==> inputs of 07-02 <==
Design ahb, start of the top module:
module ahb (
            hclk
           ,hresetn
           ,htrans
           ,haddr
           ,hwdata
           ,hready_in
           ,hsel
           ,hwrite
           ,hsize
           ,hresp
           ,hready_out
           ,hrdata
           ,frame_num    
           ,sample_in_frame
           ,com_2_ovl
           ,max_point_fft_core
           ,alpha
           ,quarter
           ,fft_num
           ,fft_stage_number
           ,mel_num
           ,cep_num
           ,trigger
           );
clock: 2.47 ns
lec_check: 0
abc_area: 0
cap_margin: 20
cell_pad_in_sites_detail_placement: 0
core_margin: 3
core_utilization: 70
cts_cluster_size: 34
place_density: 0.65
slew_margin: 20
tns_end_percent: 80
run.sh (not shown) runs the stock make flow with config.mk's settings and CLKGATE_MAP_FILE=.
==> 07-03: changes against 07-02 <==
ABC_AREA = 1   (was 0)
CORE_MARGIN = 2   (was 3)
CTS_CLUSTER_DIAMETER = 361   (was not set)
CTS_CLUSTER_SIZE = 49   (was 34)
HOLD_SLACK_MARGIN = 0.3   (was not set)
PLACE_DENSITY = not set   (was 0.65)
SETUP_SLACK_MARGIN = 0.29   (was not set)
==> flow/constraint.sdc (replaced) <==
create_clock -name core_clock -period 2.52 [get_ports {hclk}]
set_input_delay 0.5040 -clock core_clock [delete_from_list [all_inputs] [get_ports {hclk}]]
set_output_delay 0.5040 -clock core_clock [all_outputs]
set_load 0.01 [all_outputs]
==> 07-08: changes against 07-02 <==
ABC_AREA = not set   (was 0)
CELL_PAD_IN_SITES_DETAIL_PLACEMENT = not set   (was 0)
CORE_MARGIN = 2   (was 3)
CORE_UTILIZATION = 58   (was 70)
CTS_CLUSTER_SIZE = not set   (was 34)
PLACE_DENSITY = not set   (was 0.65)
TNS_END_PERCENT = not set   (was 80)
==> flow/constraint.sdc (replaced) <==
create_clock -name core_clock -period 4.44 [get_ports {hclk}]
set_input_delay 0.8880 -clock core_clock [delete_from_list [all_inputs] [get_ports {hclk}]]
set_output_delay 0.8880 -clock core_clock [all_outputs]
set_load 0.01 [all_outputs]
==> 07-22: changes against 07-02 <==
ABC_AREA = 1   (was 0)
CELL_PAD_IN_SITES_DETAIL_PLACEMENT = not set   (was 0)
CORE_MARGIN = 2   (was 3)
CORE_UTILIZATION = 59   (was 70)
CTS_CLUSTER_SIZE = 93   (was 34)
PLACE_DENSITY = not set   (was 0.65)
SETUP_SLACK_MARGIN = 0.64   (was not set)
TNS_END_PERCENT = not set   (was 80)
==> flow/constraint.sdc (replaced) <==
create_clock -name core_clock -period 2.75 [get_ports {hclk}]
set_input_delay 0.5500 -clock core_clock [delete_from_list [all_inputs] [get_ports {hclk}]]
set_output_delay 0.5500 -clock core_clock [all_outputs]
set_load 0.01 [all_outputs]
==> run notes <==
Update from the flow run.

The flow ran to the end and the layout has no timing, DRC or antenna violations. Summing the areas of all compound-gate instances in the mapped netlist gives under 10% of the synthesized area. The top cell type's share of synthesized area is 56.12%. Detailed placement finished with a half-perimeter wire length of 43920 µm. For reference, the placement row count at floorplan is 60. Per the Yosys statistics, synthesis produced 2210 cells.

Before placement the cells fill 60.38% of the core. The average footprint of a synthesized cell is 7.404 µm². The pre-CTS setup check shows a worst slack of around 0.18 ns.

Per the gpl log, the routability congestion estimate is 0.9780. Including well taps, the total number of placed cells is 2933. The post-synthesis cell type with the largest instance count is sky130_fd_sc_hd__nand2_1. Grouping non-sequential cells by family puts the most area in simple AND/OR/NAND/NOR gates. The die boundary height is 170.5 µm. The core region is around 27000 µm². The proportion of synthesized area in mux cells is 0%. According to the floorplan report, the total die area is 29080 µm².
[end of results for 07-22]
==> run notes <==
Update from the flow run.

The run finished with no timing, DRC or antenna violations. Among the non-sequential cells, multiplexers take the most area. The half-perimeter wire length after detailed placement is 33690 µm. According to the floorplan report, the die height is about 170 µm. The proportion of synthesized area in mux cells is roughly 23%.

The floorplan core density is about 59%. The synthesized netlist was found by Yosys to have ~1100 cells. The total placed cells including tap cells is approximately 1800. For reference, the placement row count at floorplan is 60.
[end of results for 07-08]
==> run notes <==
Results of the run.

The yosys stat cell total is 1100. The stage at which the flow ended is clock tree synthesis. Per the post-place timing report, worst setup slack is -0.5813 ns. The congestion estimate from routability-driven global placement came to 0.9537. The floorplan core density is 72.02%. The number of standard-cell rows in the floorplan is 54. The first error in the log reads "[ERROR DPL-0038] Utilization greater than 100%, impossible to legalize". The die boundary height is roughly 160 µm. For this run the top cell type by instance count after synthesis was sky130_fd_sc_hd__dfrtp_1. The die covers 24500 µm². The number of placed instances, taps included, is 1848. The total area inside the core boundary comes to between 20000 and 25000 µm². The portion of synthesized area spent on multiplexers is 22.98%. The run stopped with a tool error.

The synthesized netlist devotes 9.449% of its cell area to compound gates.
[end of results for 07-02]
==> run notes <==
Results of the run.

The yosys stat cell total is ~2200. The stage at which the flow ended is global routing. The flow did not finish. The area of the die is 24610 µm². Of the post-synthesis cell area, the part taken by muxes is 0%.

The top cell type's share of synthesized area is 56.12%. The placer congestion estimate is 0.9920. The die boundary height is 156.9 µm. The floorplan core density is a little under three quarters. The floorplan step defined a core boundary enclosing roughly 23000 µm².

The first error in the log reads "[ERROR GRT-0232] Routing congestion too high. Check the congestion heatmap in the GUI". The fraction of the mapped netlist area in compound gates is 1.957%. In the post-synthesis netlist, the cell with the most instances is sky130_fd_sc_hd__nand2_1. The worst setup slack after placement is -0.09955 ns.
[end of results for 07-03]

* * *

==> inputs of v27 <==
==> flow/design.v <==
module ahb (
            hclk
           ,hresetn
           ,htrans
           ,haddr
           ,hwdata
           ,hready_in
           ,hsel
           ,hwrite
           ,hsize
           ,hresp
           ,hready_out
           ,hrdata
           ,frame_num    
           ,sample_in_frame
           ,com_2_ovl
           ,max_point_fft_core
           ,alpha
           ,quarter
           ,fft_num
           ,fft_stage_number
           ,mel_num
           ,cep_num
           ,trigger
           );
input hclk;                       
input hresetn;                    
input [1:0]htrans;
input [11:0]haddr;
input [31:0]hwdata;
input hready_in;
input hsel;
input hwrite;
input [2:0]hsize;
output [1:0]hresp;
output hready_out;
output [31:0]hrdata; 
output [31:0]frame_num;            
output [31:0]sample_in_frame;      
output [31:0]com_2_ovl;            
output [31:0]max_point_fft_core;   
output [31:0]alpha;                
output [31:0]quarter;              
output [31:0]fft_num;              
output [31:0]fft_stage_number;     
output [31:0]mel_num;              
output [31:0]cep_num;              
output trigger;                    
wire hclk;
wire hresetn;
wire [1:0]htrans;
wire [11:0]haddr;
wire [31:0]hwdata;
wire hready_in;
wire hsel;
wire hwrite;
wire [2:0]hsize;
wire [1:0]hresp;
wire hready_out;
reg [31:0]hrdata; 
reg [31:0]frame_num;
reg [31:0]sample_in_frame;
reg [31:0]com_2_ovl;
reg [31:0]max_point_fft_core;
reg [31:0]alpha;
reg [31:0]quarter;
reg [31:0]fft_num;
reg [31:0]fft_stage_number;
reg [31:0]mel_num;
reg [31:0]cep_num;
reg [31:0]trigger_reg;
wire trigger;
reg wr_frame_num_sel;          
reg wr_sample_in_frame_sel;
reg wr_com_2_ovl_sel;
reg wr_max_point_fft_core_sel;
reg wr_alpha_sel;
reg wr_quarter_sel;
reg wr_fft_num_sel;
reg wr_fft_stage_number_sel;
reg wr_mel_num_sel;
reg wr_cep_num_sel;
reg wr_trigger_sel;
wire rd_frame_num_sel;
wire rd_sample_in_frame_sel;
wire rd_com_2_ovl_sel;
wire rd_max_point_fft_core_sel;
wire rd_alpha_sel;
wire rd_quarter_sel;
wire rd_fft_num_sel;
wire rd_fft_stage_number_sel;
wire rd_mel_num_sel;
wire rd_cep_num_sel;
wire rd_trigger_sel;
wire [31:0]nxt_frame_num;
wire [31:0]nxt_sample_in_frame;
wire [31:0]nxt_com_2_ovl;
wire [31:0]nxt_max_point_fft_core;
wire [31:0]nxt_alpha;
wire [31:0]nxt_quarter;
wire [31:0]nxt_fft_num;
wire [31:0]nxt_fft_stage_number;
wire [31:0]nxt_mel_num;
wire [31:0]nxt_cep_num;
wire [31:0]nxt_trigger_reg;
reg [2:0]temp_hsize;
wire [10:0]rd_sel_reg;
reg [31:0]nxt_hrdata;
wire wr_en;
wire rd_en;
assign wr_en = htrans[1] & hready_in & hsel & hwrite;
assign rd_en = htrans[1] & hready_in & hsel & ~hwrite;
always @(posedge hclk or negedge hresetn) begin
  if (!hresetn) begin
    wr_frame_num_sel <= 1'b0; 
  end
  else begin
    if (wr_en && (haddr[11:0] == 12'h000)) begin      
      wr_frame_num_sel <= 1'b1;
    end
    else begin
      wr_frame_num_sel <= 1'b0;
    end        
  end        
end        
always @(posedge hclk or negedge hresetn) begin
  if (!hresetn) begin
    wr_sample_in_frame_sel <= 1'b0; 
  end
  else begin
    if (wr_en && (haddr[11:0] == 12'h001)) begin      
      wr_sample_in_frame_sel <= 1'b1;
    end
    else begin
      wr_sample_in_frame_sel <= 1'b0;
    end        
  end        
end        
always @(posedge hclk or negedge hresetn) begin
  if (!hresetn) begin
    wr_com_2_ovl_sel <= 1'b0; 
  end
  else begin
    if (wr_en && (haddr[11:0] == 12'h002)) begin      
      wr_com_2_ovl_sel <= 1'b1;
    end
    else begin
      wr_com_2_ovl_sel <= 1'b0;
    end        
  end        
end        
always @(posedge hclk or negedge hresetn) begin
  if (!hresetn) begin
    wr_max_point_fft_core_sel <= 1'b0; 
  end
  else begin
    if (wr_en && (haddr[11:0] == 12'h003)) begin      
      wr_max_point_fft_core_sel <= 1'b1;
    end
    else begin
      wr_max_point_fft_core_sel <= 1'b0;
    end        
  end        
end        
always @(posedge hclk or negedge hresetn) begin
  if (!hresetn) begin
    wr_alpha_sel <= 1'b0; 
  end
  else begin
    if (wr_en && (haddr[11:0] == 12'h004)) begin      
      wr_alpha_sel <= 1'b1;
    end
    else begin
      wr_alpha_sel <= 1'b0;
    end        
  end        
end        
always @(posedge hclk or negedge hresetn) begin
  if (!hresetn) begin
    wr_quarter_sel <= 1'b0; 
  end
  else begin
    if (wr_en && (haddr[11:0] == 12'h005)) begin      
      wr_quarter_sel <= 1'b1;
    end
    else begin
      wr_quarter_sel <= 1'b0;
    end        
  end        
end        
always @(posedge hclk or negedge hresetn) begin
  if (!hresetn) begin
    wr_fft_num_sel <= 1'b0; 
  end
  else begin
    if (wr_en && (haddr[11:0] == 12'h006)) begin      
      wr_fft_num_sel <= 1'b1;
    end
    else begin
      wr_fft_num_sel <= 1'b0;
    end        
  end        
end        
always @(posedge hclk or negedge hresetn) begin
  if (!hresetn) begin
    wr_fft_stage_number_sel <= 1'b0; 
  end
  else begin
    if (wr_en && (haddr[11:0] == 12'h007)) begin      
      wr_fft_stage_number_sel <= 1'b1;
    end
    else begin
      wr_fft_stage_number_sel <= 1'b0;
    end        
  end        
end        
always @(posedge hclk or negedge hresetn) begin
  if (!hresetn) begin
    wr_mel_num_sel <= 1'b0; 
  end
  else begin
    if (wr_en && (haddr[11:0] == 12'h008)) begin      
      wr_mel_num_sel <= 1'b1;
    end
    else begin
      wr_mel_num_sel <= 1'b0;
    end        
  end        
end        
always @(posedge hclk or negedge hresetn) begin
  if (!hresetn) begin
    wr_cep_num_sel <= 1'b0; 
  end
  else begin
    if (wr_en && (haddr[11:0] == 12'h009)) begin      
      wr_cep_num_sel <= 1'b1;
    end
    else begin
      wr_cep_num_sel <= 1'b0;
    end        
  end        
end        
always @(posedge hclk or negedge hresetn) begin
  if (!hresetn) begin
    wr_trigger_sel <= 1'b0; 
  end
  else begin
    if (wr_en && (haddr[11:0] == 12'h00a)) begin      
      wr_trigger_sel <= 1'b1;
    end
    else begin
      wr_trigger_sel <= 1'b0;
    end        
  end        
end        
assign rd_frame_num_sel =          (rd_en & (haddr[11:0] == 12'h000))? 1'b1:1'b0;
assign rd_sample_in_frame_sel =    (rd_en & (haddr[11:0] == 12'h001))? 1'b1:1'b0;
assign rd_com_2_ovl_sel =          (rd_en & (haddr[11:0] == 12'h002))? 1'b1:1'b0;
assign rd_max_point_fft_core_sel = (rd_en & (haddr[11:0] == 12'h003))? 1'b1:1'b0;
assign rd_alpha_sel =              (rd_en & (haddr[11:0] == 12'h004))? 1'b1:1'b0;
assign rd_quarter_sel =            (rd_en & (haddr[11:0] == 12'h005))? 1'b1:1'b0;
assign rd_fft_num_sel =            (rd_en & (haddr[11:0] == 12'h006))? 1'b1:1'b0;
assign rd_fft_stage_number_sel =   (rd_en & (haddr[11:0] == 12'h007))? 1'b1:1'b0;
assign rd_mel_num_sel =            (rd_en & (haddr[11:0] == 12'h008))? 1'b1:1'b0;
assign rd_cep_num_sel =            (rd_en & (haddr[11:0] == 12'h009))? 1'b1:1'b0;
assign rd_trigger_sel =            (rd_en & (haddr[11:0] == 12'h00a))? 1'b1:1'b0;
always @(posedge hclk or negedge hresetn) begin
  if (!hresetn) begin
    temp_hsize <= 3'b0; 
  end
  else begin
    temp_hsize <= hsize; 
  end
end        
assign nxt_frame_num =          (wr_frame_num_sel &          (temp_hsize == 2'h2))? hwdata[31:0]:frame_num;
assign nxt_sample_in_frame =    (wr_sample_in_frame_sel &    (temp_hsize == 2'h2))? hwdata[31:0]:sample_in_frame;
assign nxt_com_2_ovl =          (wr_com_2_ovl_sel &          (temp_hsize == 2'h2))? hwdata[31:0]:com_2_ovl;
assign nxt_max_point_fft_core = (wr_max_point_fft_core_sel & (temp_hsize == 2'h2))? hwdata[31:0]:max_point_fft_core;
assign nxt_alpha =              (wr_alpha_sel &              (temp_hsize == 2'h2))? hwdata[31:0]:alpha;
assign nxt_quarter =            (wr_quarter_sel &            (temp_hsize == 2'h2))? hwdata[31:0]:quarter;
assign nxt_fft_num =            (wr_fft_num_sel &            (temp_hsize == 2'h2))? hwdata[31:0]:fft_num;
assign nxt_fft_stage_number =   (wr_fft_stage_number_sel &   (temp_hsize == 2'h2))? hwdata[31:0]:fft_stage_number;
assign nxt_mel_num =            (wr_mel_num_sel &            (temp_hsize == 2'h2))? hwdata[31:0]:mel_num;
assign nxt_cep_num =            (wr_cep_num_sel &            (temp_hsize == 2'h2))? hwdata[31:0]:cep_num;
assign nxt_trigger_reg =        (wr_trigger_sel &            (temp_hsize == 2'h2))? {31'b0,hwdata[0]}:trigger_reg;
always @(posedge hclk or negedge hresetn) begin
  if (!hresetn) begin
    frame_num <= 32'b0; 
  end
  else begin
    frame_num <= nxt_frame_num;
  end        
end        
always @(posedge hclk or negedge hresetn) begin
  if (!hresetn) begin
    sample_in_frame <= 32'b0; 
  end
  else begin
    sample_in_frame <= nxt_sample_in_frame;
  end        
end        
always @(posedge hclk or negedge hresetn) begin
  if (!hresetn) begin
    com_2_ovl <= 32'b0; 
  end
  else begin
    com_2_ovl <= nxt_com_2_ovl;
  end        
end        
always @(posedge hclk or negedge hresetn) begin
  if (!hresetn) begin
    max_point_fft_core <= 32'b0; 
  end
  else begin
    max_point_fft_core <= nxt_max_point_fft_core;
  end        
end        
always @(posedge hclk or negedge hresetn) begin
  if (!hresetn) begin
    alpha <= 32'b0; 
  end
  else begin
    alpha <= nxt_alpha;
  end        
end        
always @(posedge hclk or negedge hresetn) begin
  if (!hresetn) begin
    quarter <= 32'b0; 
  end
  else begin
    quarter <= nxt_quarter;
  end        
end        
always @(posedge hclk or negedge hresetn) begin
  if (!hresetn) begin
    fft_num <= 32'b0; 
  end
  else begin
    fft_num <= nxt_fft_num;
  end        
end        
always @(posedge hclk or negedge hresetn) begin
  if (!hresetn) begin
    fft_stage_number <= 32'b0; 
  end
  else begin
    fft_stage_number <= nxt_fft_stage_number;
  end        
end        
always @(posedge hclk or negedge hresetn) begin
  if (!hresetn) begin
    mel_num <= 32'b0; 
  end
  else begin
    mel_num <= nxt_mel_num;
  end        
end        
always @(posedge hclk or negedge hresetn) begin
  if (!hresetn) begin
    cep_num <= 32'b0; 
  end
  else begin
    cep_num <= nxt_cep_num;
  end        
end        
always @(posedge hclk or negedge hresetn) begin
  if (!hresetn) begin
    trigger_reg <= 32'b0; 
  end
  else begin
    trigger_reg <= nxt_trigger_reg;
  end        
end        
assign trigger = trigger_reg[0];
assign rd_sel_reg = {rd_trigger_sel,rd_cep_num_sel,rd_mel_num_sel,rd_fft_stage_number_sel,rd_fft_num_sel,rd_quarter_sel,rd_alpha_sel,rd_max_point_fft_core_sel,rd_com_2_ovl_sel,rd_sample_in_frame_sel,rd_frame_num_sel}; 
always @(rd_sel_reg or nxt_frame_num or nxt_sample_in_frame or nxt_com_2_ovl or nxt_max_point_fft_core or nxt_alpha or nxt_quarter or nxt_fft_num or nxt_fft_stage_number or nxt_mel_num or nxt_cep_num or nxt_trigger_reg) begin
  case (rd_sel_reg)
    11'b000_0000_0001: nxt_hrdata = nxt_frame_num;
    11'b000_0000_0010: nxt_hrdata = nxt_sample_in_frame;
    11'b000_0000_0100: nxt_hrdata = nxt_com_2_ovl;
    11'b000_0000_1000: nxt_hrdata = nxt_max_point_fft_core;
    11'b000_0001_0000: nxt_hrdata = nxt_alpha;
    11'b000_0010_0000: nxt_hrdata = nxt_quarter;
    11'b000_0100_0000: nxt_hrdata = nxt_fft_num;
    11'b000_1000_0000: nxt_hrdata = nxt_fft_stage_number;
    11'b001_0000_0000: nxt_hrdata = nxt_mel_num;
    11'b010_0000_0000: nxt_hrdata = nxt_cep_num;
    11'b100_0000_0000: nxt_hrdata = {31'b0, nxt_trigger_reg[0]};
    default:           nxt_hrdata = 32'b0;
  endcase        
end        
always @(posedge hclk or negedge hresetn) begin
  if (!hresetn) begin
    hrdata <= 32'b0; 
  end
  else begin
    hrdata <= nxt_hrdata;
  end        
end        
assign hresp = 2'b0;
assign hready_out = 1'b1;
endmodule
==> flow/run.sh <==
#!/bin/bash
# the make line also repeats each setting of config.mk as NAME=value (left out here)
make -C /OpenROAD-flow-scripts/flow DESIGN_CONFIG=/design/flow/config.mk WORK_HOME=/design/flow/orfs CLKGATE_MAP_FILE= finish
==> flow/config.mk <==
export PLATFORM = sky130hd
export DESIGN_NAME = ahb
export DESIGN_NICKNAME = ahb
export VERILOG_FILES = /design/flow/design.v
export SDC_FILE = /design/flow/constraint.sdc
export NUM_CORES = 4
export LEC_CHECK = 0
export ABC_AREA = 1
export CAP_MARGIN = 30
export CELL_PAD_IN_SITES_DETAIL_PLACEMENT = 1
export CELL_PAD_IN_SITES_GLOBAL_PLACEMENT = 3
export CORE_ASPECT_RATIO = 1.56
export CORE_MARGIN = 2
export CORE_UTILIZATION = 27
export CTS_CLUSTER_SIZE = 92
export GPL_TIMING_DRIVEN = 0
export MAX_ROUTING_LAYER = met5
export PLACE_DENSITY_LB_ADDON = 0.25
export SETUP_SLACK_MARGIN = -0.31
export SLEW_MARGIN = 30
export TNS_END_PERCENT = 25
==> flow/constraint.sdc <==
create_clock -name core_clock -period 3.94 [get_ports {hclk}]
set_input_delay 0.7880 -clock core_clock [delete_from_list [all_inputs] [get_ports {hclk}]]
set_output_delay 0.7880 -clock core_clock [all_outputs]
set_load 0.01 [all_outputs]
==> v6: changes against v27 <==
ABC_AREA = not set   (was 1)
CAP_MARGIN = 20   (was 30)
CELL_PAD_IN_SITES_DETAIL_PLACEMENT = not set   (was 1)
CELL_PAD_IN_SITES_GLOBAL_PLACEMENT = not set   (was 3)
CORE_ASPECT_RATIO = not set   (was 1.56)
CORE_UTILIZATION = 67   (was 27)
CTS_CLUSTER_DIAMETER = 363   (was not set)
CTS_CLUSTER_SIZE = 32   (was 92)
GPL_TIMING_DRIVEN = not set   (was 0)
MAX_ROUTING_LAYER = not set   (was met5)
PLACE_DENSITY_LB_ADDON = not set   (was 0.25)
SETUP_SLACK_MARGIN = -0.25   (was -0.31)
SLEW_MARGIN = 20   (was 30)
TNS_END_PERCENT = not set   (was 25)
==> flow/constraint.sdc (replaced) <==
create_clock -name core_clock -period 2.47 [get_ports {hclk}]
set_input_delay 0.4940 -clock core_clock [delete_from_list [all_inputs] [get_ports {hclk}]]
set_output_delay 0.4940 -clock core_clock [all_outputs]
set_load 0.01 [all_outputs]
==> v7: changes against v27 <==
CAP_MARGIN = 20   (was 30)
CELL_PAD_IN_SITES_DETAIL_PLACEMENT = not set   (was 1)
CELL_PAD_IN_SITES_GLOBAL_PLACEMENT = not set   (was 3)
CORE_ASPECT_RATIO = not set   (was 1.56)
CORE_UTILIZATION = 59   (was 27)
CTS_CLUSTER_SIZE = 53   (was 92)
GPL_TIMING_DRIVEN = not set   (was 0)
MAX_ROUTING_LAYER = not set   (was met5)
PLACE_DENSITY_LB_ADDON = not set   (was 0.25)
SETUP_SLACK_MARGIN = 0.65   (was -0.31)
SLEW_MARGIN = 20   (was 30)
TNS_END_PERCENT = not set   (was 25)
==> flow/constraint.sdc (replaced) <==
create_clock -name core_clock -period 2.47 [get_ports {hclk}]
set_input_delay 0.4940 -clock core_clock [delete_from_list [all_inputs] [get_ports {hclk}]]
set_output_delay 0.4940 -clock core_clock [all_outputs]
set_load 0.01 [all_outputs]
==> v19: changes against v27 <==
ABC_AREA = not set   (was 1)
CAP_MARGIN = 20   (was 30)
CELL_PAD_IN_SITES_DETAIL_PLACEMENT = not set   (was 1)
CELL_PAD_IN_SITES_GLOBAL_PLACEMENT = not set   (was 3)
CORE_ASPECT_RATIO = not set   (was 1.56)
CORE_UTILIZATION = 61   (was 27)
CTS_CLUSTER_SIZE = 32   (was 92)
GPL_TIMING_DRIVEN = not set   (was 0)
MAX_ROUTING_LAYER = not set   (was met5)
PLACE_DENSITY_LB_ADDON = not set   (was 0.25)
SETUP_SLACK_MARGIN = not set   (was -0.31)
SLEW_MARGIN = 20   (was 30)
TNS_END_PERCENT = not set   (was 25)
==> flow/constraint.sdc (replaced) <==
create_clock -name core_clock -period 2.47 [get_ports {hclk}]
set_input_delay 0.4940 -clock core_clock [delete_from_list [all_inputs] [get_ports {hclk}]]
set_output_delay 0.4940 -clock core_clock [all_outputs]
set_load 0.01 [all_outputs]
==> comparison table <==
| quantity | v6 | v7 | v27 | v19 |
|---|---|---|---|---|
| Net total in the final layout | 1641 | - | 2687 | 1770 |
| Synth Seq Share | 57.9% | 56.1% | 56.1% | 57.9% |
| Worst stage delay on the critical path | 0.52 ns | - | 0.62 ns | 0.67 ns |
| Std-Cell Rows | 56 | 60 | 112 | 59 |
| Slew margin rel. | 43.8% | - | 32.9% | 61.2% |
| Outcome | finished with violations | did not finish | no timing/DRC/antenna violations | finished with violations |
| Last stage reached | - | global routing | - | - |
| Layout check failures | negative setup slack | - | - | negative setup slack |
| Logic depth of the worst path, buffers included | 6 | - | 10 | 6 |
| Met2 routed wirelength | 28500 um | - | 43800 um | 32800 um |
| Tot Pwr | 0.00942 W | - | 0.00783 W | 0.0121 W |
| Post-synthesis average cell area | 14.4 um^2 | 7.40 um^2 | 7.40 um^2 | 14.4 um^2 |
| Cell depth of the worst hold path | 1 | - | - | 1 |
| Top cell type's share of synthesized area | 57.9% | 56.1% | 56.1% | 57.9% |
| Register-to-Register Setup Slack | -0.27 ns | - | 1.04 ns | -0.27 ns |
| Combinational power | 0.000403 W | - | 0.000249 W | 0.000449 W |
| Cts-stage hold buffer count | 1 | 1 | 0 | 1 |
| Critical-path maximum fanout | 11 | - | 10 | 11 |
| Tapcells | 319 | - | 798 | 335 |
| Hold_ws | 0.388 ns | - | 0.152 ns | 0.414 ns |
No activity file was given, so power comes from the tool's default toggle rates.
